==> flow/design.v (excerpt) <==
module CPU(clk, rst, memoryData, memoryAddress, dataOut, readSignal, writeSignal, AC);
Settings: LEC_CHECK=0, ABC_AREA=0, CAP_MARGIN=10, CORE_ASPECT_RATIO=1.75, CORE_MARGIN=2, CORE_UTILIZATION=71, CTS_CLUSTER_DIAMETER=44, CTS_CLUSTER_SIZE=74, MAX_ROUTING_LAYER=met4, PLACE_DENSITY_LB_ADDON=0.19, SETUP_SLACK_MARGIN=5.0, SLEW_MARGIN=10, TNS_END_PERCENT=5; clock period 27.5 ns.
run.sh (not shown) runs the stock make flow with config.mk's settings and CLKGATE_MAP_FILE=.
The starting point failed in 5_1_grt.
Change:
==> flow/config.mk (replaced) <==
export PLATFORM = sky130hd
export DESIGN_NAME = CPU
export DESIGN_NICKNAME = CPU
export VERILOG_FILES = /design/flow/design.v
export SDC_FILE = /design/flow/constraint.sdc
export NUM_CORES = 4
export LEC_CHECK = 0
export ABC_AREA = 1
export CAP_MARGIN = 10
export CORE_ASPECT_RATIO = 0.51
export CORE_MARGIN = 5
export CORE_UTILIZATION = 63
export CTS_CLUSTER_DIAMETER = 187
export CTS_CLUSTER_SIZE = 95
export MAX_ROUTING_LAYER = met4
export PLACE_DENSITY = 0.35
export SETUP_SLACK_MARGIN = 5.0
export SLEW_MARGIN = 10
export TNS_END_PERCENT = 5
==> flow/constraint.sdc (replaced) <==
create_clock -name core_clock -period 35.8 [get_ports {clk}]
set_input_delay 7.1600 -clock core_clock [delete_from_list [all_inputs] [get_ports {clk}]]
set_output_delay 7.1600 -clock core_clock [all_outputs]
set_load 0.01 [all_outputs]
Result: The changed run produced a clean layout; area after synthesis came out lower slightly; die size goes up by about a fifth; synthesized cell count came out higher by about a fifth.
Change:
==> flow/config.mk (replaced) <==
export PLATFORM = sky130hd
export DESIGN_NAME = CPU
export DESIGN_NICKNAME = CPU
export VERILOG_FILES = /design/flow/design.v
export SDC_FILE = /design/flow/constraint.sdc
export NUM_CORES = 4
export LEC_CHECK = 0
export ABC_AREA = 0
export CAP_MARGIN = 10
export CORE_ASPECT_RATIO = 0.95
export CORE_MARGIN = 5
export CORE_UTILIZATION = 63
export CTS_CLUSTER_DIAMETER = 44
export MAX_ROUTING_LAYER = met4
export PLACE_DENSITY_LB_ADDON = 0.19
export SETUP_SLACK_MARGIN = 5.0
export SLEW_MARGIN = 10
The changed run went through all stages and came out clean.
Cell area came out higher by 1.9%.
Sequential power stays flat.
Total power came out higher by 2.3%.
Utilization came out higher by 0.46 points.
Hold slack gets better by 0.018 ns.
Routed wire length came out lower by 3.6%.
Maximum frequency came out lower by 2.6%.
Worst setup slack gets worse by 0.77 ns.
Via count came out lower by 4.3%.
Final cell count came out lower by about 14%.
Clock-buffer cell count came out higher by 1.
Change:
==> flow/config.mk (replaced) <==
export PLATFORM = sky130hd
export DESIGN_NAME = CPU
export DESIGN_NICKNAME = CPU
export VERILOG_FILES = /design/flow/design.v
export SDC_FILE = /design/flow/constraint.sdc
export NUM_CORES = 4
export LEC_CHECK = 0
export ABC_AREA = 0
export CAP_MARGIN = 10
export CELL_PAD_IN_SITES_DETAIL_PLACEMENT = 2
export CELL_PAD_IN_SITES_GLOBAL_PLACEMENT = 1
export CORE_ASPECT_RATIO = 0.7
export CORE_MARGIN = 5
export CORE_UTILIZATION = 50
export CTS_CLUSTER_DIAMETER = 252
export CTS_CLUSTER_SIZE = 25
export GPL_TIMING_DRIVEN = 0
export HOLD_SLACK_MARGIN = 0.21
export MAX_ROUTING_LAYER = met5
export PLACE_DENSITY_LB_ADDON = 0.06
export SETUP_SLACK_MARGIN = -2.0
export SLEW_MARGIN = 10
What happened:
- With this change the flow died in 3_5_place_dp
- synthesized area is unchanged
- die size goes up by 25%
- synthesized cell count stays the same
Change:
--- a/flow/config.mk
+++ b/flow/config.mk
@@ -8,5 +8,5 @@
 export ABC_AREA = 0
 export CAP_MARGIN = 10
-export CELL_PAD_IN_SITES_DETAIL_PLACEMENT = 2
+export CELL_PAD_IN_SITES_DETAIL_PLACEMENT = 1
 export CELL_PAD_IN_SITES_GLOBAL_PLACEMENT = 1
 export CORE_ASPECT_RATIO = 0.7
@@ -14,9 +14,8 @@
 export CORE_UTILIZATION = 50
 export CTS_CLUSTER_DIAMETER = 252
-export CTS_CLUSTER_SIZE = 25
 export GPL_TIMING_DRIVEN = 0
 export HOLD_SLACK_MARGIN = 0.21
 export MAX_ROUTING_LAYER = met5
-export PLACE_DENSITY_LB_ADDON = 0.06
+export PLACE_DENSITY_LB_ADDON = 0.03
 export SETUP_SLACK_MARGIN = -2.0
 export SLEW_MARGIN = 10
The changed run reached the layout checks and failed them: setup timing.
Die area is unchanged.
Synthesized area is unchanged.
Synthesized cell count is unchanged.
Change:
==> flow/config.mk (replaced) <==
export PLATFORM = sky130hd
export DESIGN_NAME = CPU
export DESIGN_NICKNAME = CPU
export VERILOG_FILES = /design/flow/design.v
export SDC_FILE = /design/flow/constraint.sdc
export NUM_CORES = 4
export LEC_CHECK = 0
export ABC_AREA = 1
export CAP_MARGIN = 25
export CORE_ASPECT_RATIO = 0.95
export CORE_MARGIN = 5
export CORE_UTILIZATION = 59
export CTS_CLUSTER_DIAMETER = 268
export CTS_CLUSTER_SIZE = 100
export MAX_ROUTING_LAYER = met4
export PLACE_DENSITY_LB_ADDON = 0.19
export SETUP_SLACK_MARGIN = 5.0
export SLEW_MARGIN = 10
=>
- This time the run went through all stages and came out clean
- worst hold slack is worse by 0.016 ns
- global-route usage goes down by 1.9 points
- via count goes down by about 1.5%
- sequential power hardly moves
- cell area goes up by about 1.1%
- die area goes down by about 15%
- total power goes up by about 0.6%
- cell count goes up by 13%
- wire length goes down by 22%
- worst setup slack is better by 7.6 ns
Power and IR drop assume default switching activity.
